==> inputs of yarrow <==
==> flow/design.v (excerpt) <==
module mapper #(
    parameter DIM4_WIDTH = 8,  
    parameter DIM3_WIDTH = 8, 
    parameter DIM2_WIDTH = 8,  
    parameter DIM1_WIDTH = 8,
    parameter IDX4_WIDTH = 8,  
    parameter IDX3_WIDTH = 8, 
    parameter IDX2_WIDTH = 8,  
    parameter IDX1_WIDTH = 8,
    parameter ROW_MAJOR = 1,   
    parameter ADDR_WIDTH = 32 
)( 
    input  logic                        clk,            
    input  logic                        rst,            
    input  logic [DIM4_WIDTH - 1:0]     dim4, 
    input  logic [DIM3_WIDTH - 1:0]     dim3, 
    input  logic [DIM2_WIDTH - 1:0]     dim2,
    input  logic [DIM1_WIDTH - 1:0]     dim1,
    input  logic [IDX4_WIDTH - 1:0]     idx4,
    input  logic [IDX3_WIDTH - 1:0]     idx3, 
    input  logic [IDX2_WIDTH - 1:0]     idx2,
    input  logic [IDX1_WIDTH - 1:0]     idx1,
    input  logic [ADDR_WIDTH - 1:0]     base_addr,
    output logic [ADDR_WIDTH - 1:0]     addr
);
Settings: LEC_CHECK=0, ABC_AREA=0, CAP_MARGIN=20, CELL_PAD_IN_SITES_DETAIL_PLACEMENT=2, CORE_MARGIN=10, CORE_UTILIZATION=35, CTS_CLUSTER_DIAMETER=158, GPL_TIMING_DRIVEN=0, MAX_ROUTING_LAYER=met5, MIN_ROUTING_LAYER=met1, PLACE_DENSITY=0.77, SLEW_MARGIN=20, TNS_END_PERCENT=40; clock period 20.0 ns.
run.sh (not shown) runs the stock make flow with config.mk's settings and CLKGATE_MAP_FILE=.
==> amber (differences from yarrow) <==
ABC_AREA = not set   (was 0)
CELL_PAD_IN_SITES_DETAIL_PLACEMENT = 1   (was 2)
CELL_PAD_IN_SITES_GLOBAL_PLACEMENT = 1   (was not set)
CORE_MARGIN = 4   (was 10)
CORE_UTILIZATION = 40   (was 35)
CTS_CLUSTER_DIAMETER = not set   (was 158)
MAX_ROUTING_LAYER = not set   (was met5)
MIN_ROUTING_LAYER = not set   (was met1)
PLACE_DENSITY = not set   (was 0.77)
TNS_END_PERCENT = not set   (was 40)
==> flow/constraint.sdc (replaced) <==
create_clock -name core_clock -period 12.0 [get_ports {clk}]
set_input_delay 2.4000 -clock core_clock [delete_from_list [all_inputs] [get_ports {clk}]]
set_output_delay 2.4000 -clock core_clock [all_outputs]
set_load 0.01 [all_outputs]
==> qor summary <==
	yarrow	amber
Run status	timing/DRC/antenna clean	timing/DRC/antenna clean
Area overhead of the layout relative to synthesis	11.9%	11.0%
Antenna violations before repair	39	7
Post-placement setup slack	5.78 ns	0.0142 ns
Total Die Area	86800 µm²	70100 µm²
Worst setup startpoint	dim2[2]	dim2[5]
Met3 wirelength from detailed routing	27100 µm	2580 µm
Layout Cells excl Fill	3915	3783
Detail Placement HPWL	118000 µm	62800 µm
Worst R2R Start	dim2_dim1[4]	dim3_dim2_dim1[9]
Number of clock buffers in the layout	20	18
# Taps	969	855
Chip width	295 µm	265 µm
RD Place Congestion	0.918	0.862
Global-route track usage on met1	36.6%	29.2%
Net count, final	3795	3792
Initial core utilization	35.4%	40.6%
Initial detailed-routing violation count	2655	777
Routed WL	177000 µm	74000 µm
Core Region	74600 µm²	64900 µm²
Met1 Routed Length	52600 µm	33500 µm
Clock network latency to the later pin of the worst-skew pair	0.53 ns	0.46 ns
Total Routing Usage GR	41.6%	21.9%

==> build 43: inputs <==
mapper again, from the RTL that the note above started with.
## mapper
module mapper #(
    parameter DIM4_WIDTH = 8,  
    parameter DIM3_WIDTH = 8, 
    parameter DIM2_WIDTH = 8,  
    parameter DIM1_WIDTH = 8,
    parameter IDX4_WIDTH = 8,  
    parameter IDX3_WIDTH = 8, 
    parameter IDX2_WIDTH = 8,  
    parameter IDX1_WIDTH = 8,
    parameter ROW_MAJOR = 1,   
    parameter ADDR_WIDTH = 32 
)( 
    input  logic                        clk,            
    input  logic                        rst,            
    input  logic [DIM4_WIDTH - 1:0]     dim4, 
    input  logic [DIM3_WIDTH - 1:0]     dim3, 
    input  logic [DIM2_WIDTH - 1:0]     dim2,
    input  logic [DIM1_WIDTH - 1:0]     dim1,
    input  logic [IDX4_WIDTH - 1:0]     idx4,
    input  logic [IDX3_WIDTH - 1:0]     idx3, 
    input  logic [IDX2_WIDTH - 1:0]     idx2,
    input  logic [IDX1_WIDTH - 1:0]     idx1,
    input  logic [ADDR_WIDTH - 1:0]     base_addr,
    output logic [ADDR_WIDTH - 1:0]     addr
);
make LEC_CHECK=0 CAP_MARGIN=25 CELL_PAD_IN_SITES_GLOBAL_PLACEMENT=2 CORE_ASPECT_RATIO=1.75 CORE_MARGIN=2 CORE_UTILIZATION=40 CTS_CLUSTER_SIZE=54 GPL_ROUTABILITY_DRIVEN=0 GPL_TIMING_DRIVEN=0 MAX_ROUTING_LAYER=met4 PLACE_DENSITY_LB_ADDON=0.23 SLEW_MARGIN=20 TNS_END_PERCENT=20 finish   # period 12.0 ns
==> inputs of build 84, as changes to build 43 <==
==> flow/config.mk (replaced) <==
export PLATFORM = sky130hd
export DESIGN_NAME = mapper
export DESIGN_NICKNAME = mapper
export VERILOG_FILES = /design/flow/design.v
export SDC_FILE = /design/flow/constraint.sdc
export NUM_CORES = 4
export LEC_CHECK = 0
export CAP_MARGIN = 20
export CORE_MARGIN = 2
export CORE_UTILIZATION = 65
export SLEW_MARGIN = 20
==> flow/constraint.sdc (replaced) <==
create_clock -name core_clock -period 11.2 [get_ports {clk}]
set_input_delay 2.2400 -clock core_clock [delete_from_list [all_inputs] [get_ports {clk}]]
set_output_delay 2.2400 -clock core_clock [all_outputs]
set_load 0.01 [all_outputs]
==> qor summary <==
Result of the run: build 84 complete, no violations; build 43 complete, no violations
Antenna violations before repair: build 84 0; build 43 2
Antenna Diode Count: build 84 0; build 43 2
Share of the final layout cell area in multi-input gates: build 84 72.2%; build 43 70.9%
Number of port buffers: build 84 121; build 43 120
Overall fraction of global-route tracks in use: build 84 30.1%; build 43 23.5%
Finished layout cell area: build 84 0.0288 mm2; build 43 0.0293 mm2
GR Layer Usage met1: build 84 39.3%; build 43 23.6%
Buffering stage count on the worst path with inverters included: build 84 7; build 43 9
Standard-cell rows: build 84 73; build 43 124
Number of OpenROAD warnings: build 84 36; build 43 34
